## old
==> flow/design.v <==
module tpumac
 #(parameter BITS_AB=8,
   parameter BITS_C=16)
  (
   input clk, rst_n, WrEn, en,
   input signed [BITS_AB-1:0] Ain,
   input signed [BITS_AB-1:0] Bin,
   input signed [BITS_C-1:0] Cin,
   output reg signed [BITS_AB-1:0] Aout,
   output reg signed [BITS_AB-1:0] Bout,
   output reg signed [BITS_C-1:0] Cout
  );
  reg signed [BITS_C-1:0] Mult;
  reg [BITS_C-1:0] Adder, CMux;
  assign Mult = Ain * Bin;
  assign Adder = Mult + Cout;
  assign CMux = WrEn ? Cin : Adder;
  always@(posedge clk, negedge rst_n) begin
	if (!rst_n) begin
		Aout <= '0;
		Bout <= '0;
		Cout <= '0;
	end
	else if (en) begin
		Aout <= Ain;
		Bout <= Bin;
		Cout <= CMux;
	end
  end
endmodule
Settings: LEC_CHECK=0, ABC_AREA=1, CAP_MARGIN=20, CELL_PAD_IN_SITES_GLOBAL_PLACEMENT=3, CORE_MARGIN=5, CORE_UTILIZATION=29, CTS_CLUSTER_SIZE=55, GPL_ROUTABILITY_DRIVEN=1, MAX_ROUTING_LAYER=met4, MIN_ROUTING_LAYER=met1, PLACE_DENSITY=0.77, SLEW_MARGIN=0, TNS_END_PERCENT=65; clock period 4.94 ns.
run.sh (not shown) runs the stock make flow with config.mk's settings and CLKGATE_MAP_FILE=.
### old -> new
Settings: clearing GPL_ROUTABILITY_DRIVEN, which used to be 1; clearing MIN_ROUTING_LAYER, which used to be met1; clearing CELL_PAD_IN_SITES_GLOBAL_PLACEMENT, which used to be 3; putting CTS_CLUSTER_DIAMETER at 297 where nothing was set; clearing MAX_ROUTING_LAYER, which used to be met4; swapping 5 for 2 in CORE_MARGIN; clearing CTS_CLUSTER_SIZE, which used to be 55; clearing ABC_AREA, which used to be 1; swapping 29 for 30 in CORE_UTILIZATION; clearing PLACE_DENSITY, which used to be 0.77; clearing TNS_END_PERCENT, which used to be 65; swapping 0 for 20 in SLEW_MARGIN; swapping 4.94 for 3.67 in the clock period (ns, I/O delays scaled along).
### Flow results
To summarise new: no stage aborted, but the layout did not pass its checks, failing on negative setup slack.
Run comparison: new endpoint of the worst setup timing path Cout[15]; old endpoint of the worst setup timing path Cout[9]
For the post-synthesis instance total, new came in 159 lower than old did.
On via count, old loses to new.
Measured against each other, old and new differ in met2 routing resource usage after global routing, the lower figure coming from old.
new ends up with higher register share after synthesis than old does.


Setup of violet:
RTL: the design.v shown in full above, as it stands there.
==> flow/config.mk <==
export PLATFORM = sky130hd
export DESIGN_NAME = tpumac
export DESIGN_NICKNAME = tpumac
export VERILOG_FILES = /design/flow/design.v
export SDC_FILE = /design/flow/constraint.sdc
export NUM_CORES = 4
export LEC_CHECK = 0
export ABC_AREA = 1
export CAP_MARGIN = 20
export CORE_ASPECT_RATIO = 1.58
export CORE_MARGIN = 2
export CORE_UTILIZATION = 72
export CTS_CLUSTER_DIAMETER = 396
export CTS_CLUSTER_SIZE = 96
export PLACE_DENSITY = 0.35
export SETUP_SLACK_MARGIN = 0.53
export SLEW_MARGIN = 20
export TNS_END_PERCENT = 10
==> flow/constraint.sdc <==
create_clock -name core_clock -period 1.79 [get_ports {clk}]
set_input_delay 0.3580 -clock core_clock [delete_from_list [all_inputs] [get_ports {clk}]]
set_output_delay 0.3580 -clock core_clock [all_outputs]
set_load 0.01 [all_outputs]
violet | ERROR | clock tree synthesis
Input-level comparison between pepper and violet:
- TNS_END_PERCENT: 10 -> unset
- CTS_CLUSTER_SIZE: 96 -> unset
- CORE_ASPECT_RATIO: 1.58 -> unset
- CTS_CLUSTER_DIAMETER: 396 -> unset
- SETUP_SLACK_MARGIN: 0.53 -> -0.26
- ABC_AREA: 1 -> unset
- PLACE_DENSITY: 0.35 -> unset
- PLACE_DENSITY_LB_ADDON: unset -> 0.24
- the clock period (ns, I/O delays scaled along): 1.79 -> 4.46
Compared pepper vs violet, and synthesized-area fraction occupied by adder cells is up in pepper. Relative to violet, detailed-placement wirelength estimate has decreased by 3000 µm in pepper. Core area ended up 8.3% lower on pepper than on violet. violet and pepper: no clean run. Seen in the log of violet: DPL-0038 during clock tree synthesis, after which the run never completed. [compare] base=violet new=pepper: die area lost about 6%; starting utilization of the core area picked up an extra 1.5 points; synthesized cell count lost 159; simple logic cell fraction of the synthesized area lost 8.9 points; chip area line of the yosys report lost 290 µm². pepper: post-synthesis net count is 159 lower than what violet reported.
The following lists how willow was set up differently from pepper:
- putting CTS_CLUSTER_SIZE at 97 where nothing was set
- clearing SETUP_SLACK_MARGIN, which used to be -0.26
- clearing PLACE_DENSITY_LB_ADDON, which used to be 0.24
- putting ABC_AREA at 1 where nothing was set
- swapping 4.46 for 4.93 in the clock period (ns, I/O delays scaled along)
Results
Taking willow as 1.0, pepper lands at 0.936 on mapped cell area. Total number of placement rows was lower in the run labelled pepper. Higher synthesized area per cell among willow and pepper: pepper. Number of instances in the synthesized netlist on willow is up relative to pepper. pepper has higher number of distinct library cell variants in the gate-level netlist after synthesis than willow. clock tree synthesis: willow exited with error.
The inputs of zinc differ from those of willow as listed below.
- CTS_CLUSTER_SIZE removed (was 97)
- ABC_AREA removed (was 1)
- CTS_CLUSTER_DIAMETER newly set to 27
- CORE_UTILIZATION changed from 72 to 63
- the clock period (ns, I/O delays scaled along) changed from 4.93 to 4.95
## What came out
- In zinc the implementation completed, yet the final layout does not meet the checks, the culprit being negative setup slack.
- Taking willow as the reference, in zinc die width moved up; total cells reported by yosys after synthesis has decreased; die extent in y saw an increase.
- zinc: area fraction in mux cells is 6.2 points higher than what willow reported.
- Summary — unique cell type count in the Yosys netlist, zinc relative to willow: higher, by 1.
- Summary of the comparison: average footprint of a synthesized cell is higher in zinc, relative to willow.
- Xor/xnor share of the synthesized area (zinc over willow): increase, 2.6 points
- Area after synthesis delta (zinc − willow): favourable
- Chip area (zinc / willow): 1.07
## Diff of input files: amber against zinc
- CORE_UTILIZATION: 63 -> 72
- TNS_END_PERCENT: unset -> 5
- PLACE_DENSITY_LB_ADDON: unset -> 0.24
[summary]
amber is listed as incomplete: the tool reported an error in clock tree synthesis and the run ended there.
Status: number of cells in the design after placement parity (amber, zinc)
Of zinc and amber, amber shows the lower horizontal die size, with zinc above it.
Going from zinc to amber, die span in y shrank by a few percent.
The run showing the greater worst setup slack after placement is zinc.
## Diff of input files: cedar against amber
- changing CTS_CLUSTER_DIAMETER from 27 to 43
- changing PLACE_DENSITY_LB_ADDON from 0.24 to 0.25
- removing TNS_END_PERCENT (formerly 5)
- changing CORE_UTILIZATION from 72 to 70
- setting CTS_CLUSTER_SIZE to 25 for the first time
Findings:
- The runs compared here, amber and cedar, all ended either early or with open violations.
- cedar: it failed with a tool error in global routing, so there are no final results.
- Final RePlAce weighted congestion in cedar is 0.013 higher than in amber
- Per the comparison of cedar with amber, number of cells in the design after placement went down; overall die area went up.
